// cordic
module cordic(
    input signed [29:0] i_angle,
    input i_clk,
    input i_rst,
    input i_start,
    output signed [29:0] o_sin,
    output signed [29:0] o_cos,
    output o_done
);
localparam WD_EXT = 28;
localparam WD_INT = 62;
localparam START_VAL = 64'h26dd3b6a10d79a00;
localparam max_i = 8'd62;
reg signed [WD_INT+1:0] x;
reg signed [WD_INT+1:0] y; 
reg signed [WD_INT+1:0] z; 
reg signed [WD_INT+1:0] angle;
reg done;
assign o_done = done;
assign o_sin = y[(WD_INT+1):(WD_INT-WD_EXT)];
assign o_cos = x[(WD_INT+1):(WD_INT-WD_EXT)];
reg [7:0] i;
reg [7:0] state;
localparam 
    s_rst = 8'b0,
    s_work = 8'b1;
wire [WD_INT+1:0] atan [WD_INT:0];
assign atan[0] = 	63'h3243f6a8885a3000;
assign atan[1] = 	63'h1dac670561bb4f00;
assign atan[2] = 	63'hfadbafc96406e80;
assign atan[3] = 	63'h7f56ea6ab0bdb80;
assign atan[4] = 	63'h3feab76e59fbd40;
assign atan[5] = 	63'h1ffd55bba976250;
  ...
For scale: ~6,800 cells after synthesis, roughly 230 flip-flops, ~94 I/O pins, ~0.038 mm^2 of cells after synthesis.
clock: 5.3 ns
lec_check: 0
abc_area: 1
cap_margin: 20
core_aspect_ratio: 0.5
core_margin: 2
core_utilization: 72
cts_cluster_diameter: 366
cts_cluster_size: 96
setup_slack_margin: 0.8
slew_margin: 20
run.sh (not shown) runs the stock make flow with config.mk's settings and CLKGATE_MAP_FILE=.
The first run aborted during clock tree synthesis (4_1_cts) with DPL-0038.
Then changed:
- ABC_AREA: 1 -> not set
- CORE_ASPECT_RATIO: 0.5 -> not set
- CORE_UTILIZATION: 72 -> 58
- CTS_CLUSTER_DIAMETER: 366 -> not set
- CTS_CLUSTER_SIZE: 96 -> not set
- SETUP_SLACK_MARGIN: 0.8 -> not set
- clock period: 5.3 -> 5.77 ns (I/O delays scaled with it)
With this change the flow never finished: it broke off in global routing (5_1_grt).
Die area came out higher by 12%.
Synthesized cell count went down by 31%.
Area after synthesis falls by 9.2%.
Then changed:
- ABC_AREA: not set -> 1
- CORE_UTILIZATION: 58 -> 72
- CTS_CLUSTER_DIAMETER: not set -> 333
- clock period: 5.77 -> 7.28 ns (I/O delays scaled with it)
Outcome: The new run completed and failed the layout checks on negative setup slack. Die area falls by roughly a tenth. Synthesized cell count rises by well over a third. Area after synthesis rises by roughly a tenth.
Then changed:
- CORE_ASPECT_RATIO: not set -> 0.5
- PLACE_DENSITY: not set -> 0.37
- clock period: 7.28 -> 5.68 ns (I/O delays scaled with it)
After rerunning: With this change the flow aborted during global routing (5_1_grt) with GRT-0232. Die area is about the same. Synthesized area stays the same. Synthesized cell count does not change.
Then changed:
- ABC_AREA: 1 -> not set
- CORE_ASPECT_RATIO: 0.5 -> not set
- CORE_UTILIZATION: 72 -> 40
- CTS_CLUSTER_DIAMETER: 333 -> not set
- PLACE_DENSITY: 0.37 -> not set
- clock period: 5.68 -> 11.0 ns (I/O delays scaled with it)
Effect:
- The changed run went through all stages and came out clean
- area after synthesis fell by 9.2%
- die area rose by about 60%
- synthesized cell count fell by 31%
Then changed:
- ABC_AREA: not set -> 1
- CORE_UTILIZATION: 40 -> 72
- CTS_CLUSTER_DIAMETER: not set -> 366
- CTS_CLUSTER_SIZE: not set -> 96
- clock period: 11.0 -> 5.3 ns (I/O delays scaled with it)
Outcome: This time the run never finished: it broke off in clock tree synthesis (4_1_cts) (DPL-0038). Synthesized area rose by roughly a tenth. Synthesized cell count rose by well over a third. Die size fell by well over a third.

* * *

cordic again, from the RTL that the note above started with.
Settings: LEC_CHECK=0, CAP_MARGIN=20, CELL_PAD_IN_SITES_DETAIL_PLACEMENT=0, CORE_MARGIN=2, CORE_UTILIZATION=65, CTS_CLUSTER_SIZE=58, MAX_ROUTING_LAYER=met4, PLACE_DENSITY_LB_ADDON=0.17, SETUP_SLACK_MARGIN=2.1, SLEW_MARGIN=0, TNS_END_PERCENT=5; clock period 7.31 ns.
The first run ended with an error in global routing (5_1_grt).
Next try:
- CELL_PAD_IN_SITES_DETAIL_PLACEMENT: 0 -> unset
- CORE_UTILIZATION: 65 -> 52
- CTS_CLUSTER_SIZE: 58 -> 97
- MAX_ROUTING_LAYER: met4 -> unset
- PLACE_DENSITY_LB_ADDON: 0.17 -> unset
- SETUP_SLACK_MARGIN: 2.1 -> unset
- SLEW_MARGIN: 0 -> 20
- TNS_END_PERCENT: 5 -> unset
- clock period: 7.31 -> 7.28 ns (I/O delays scaled with it)
The new run ran to the end with violations: negative setup slack.
Synthesized cell count is unchanged.
Die size is higher by a quarter to a third.
Area after synthesis is unchanged.

* * *

cordic again, from the RTL that the note above started with.
Settings: LEC_CHECK=0, ABC_AREA=1, CAP_MARGIN=20, CORE_ASPECT_RATIO=0.5, CORE_MARGIN=2, CORE_UTILIZATION=72, CTS_CLUSTER_DIAMETER=333, CTS_CLUSTER_SIZE=13, PLACE_DENSITY=0.37, SETUP_SLACK_MARGIN=-0.55, SLEW_MARGIN=20; clock period 5.68 ns.
The first run completed, yet does not pass: setup timing.
Then changed:
Settings changed: ABC_AREA 1 to unset, CORE_ASPECT_RATIO 0.5 to unset, CORE_UTILIZATION 72 to 20, CTS_CLUSTER_DIAMETER 333 to unset, CTS_CLUSTER_SIZE 13 to unset, PLACE_DENSITY 0.37 to unset, SETUP_SLACK_MARGIN -0.55 to unset.
Clock period 5.68 ns to 10.4 ns, I/O delays scaled along.
What happened: The new run passed the timing, design-rule and antenna checks. Non-clock buffer count fell by 167. Total power went down by 49%. Cell area is lower by about 7%. Combinational power went down by 55%. Sequential power came out lower by about 40%. Die area goes up to 3.2 times its value. Via count decreases by about 23%. Flip-flop count does not change.
Then changed:
Settings changed: CAP_MARGIN 20 to 35, CORE_UTILIZATION 20 to 70, MAX_ROUTING_LAYER set to met4, PLACE_DENSITY set to 0.67.
Clock period 10.4 ns to 7.1 ns, I/O delays scaled along.
The new run aborted during global routing.
Die area is lower by well over a third.
Synthesized area stays the same.
Synthesized cell count stays the same.
Then changed:
Settings changed: CAP_MARGIN 35 to 20, CELL_PAD_IN_SITES_DETAIL_PLACEMENT set to 0, CORE_UTILIZATION 70 to 60, CTS_CLUSTER_SIZE set to 58, PLACE_DENSITY 0.67 to unset.
Clock period 7.1 ns to 6.67 ns, I/O delays scaled along.
The new run aborted during global routing, error GRT-0116.
Synthesized area is unchanged.
Synthesized cell count is unchanged.
Die size grows by 16%.
No activity file was given, so power comes from the tool's default toggle rates.
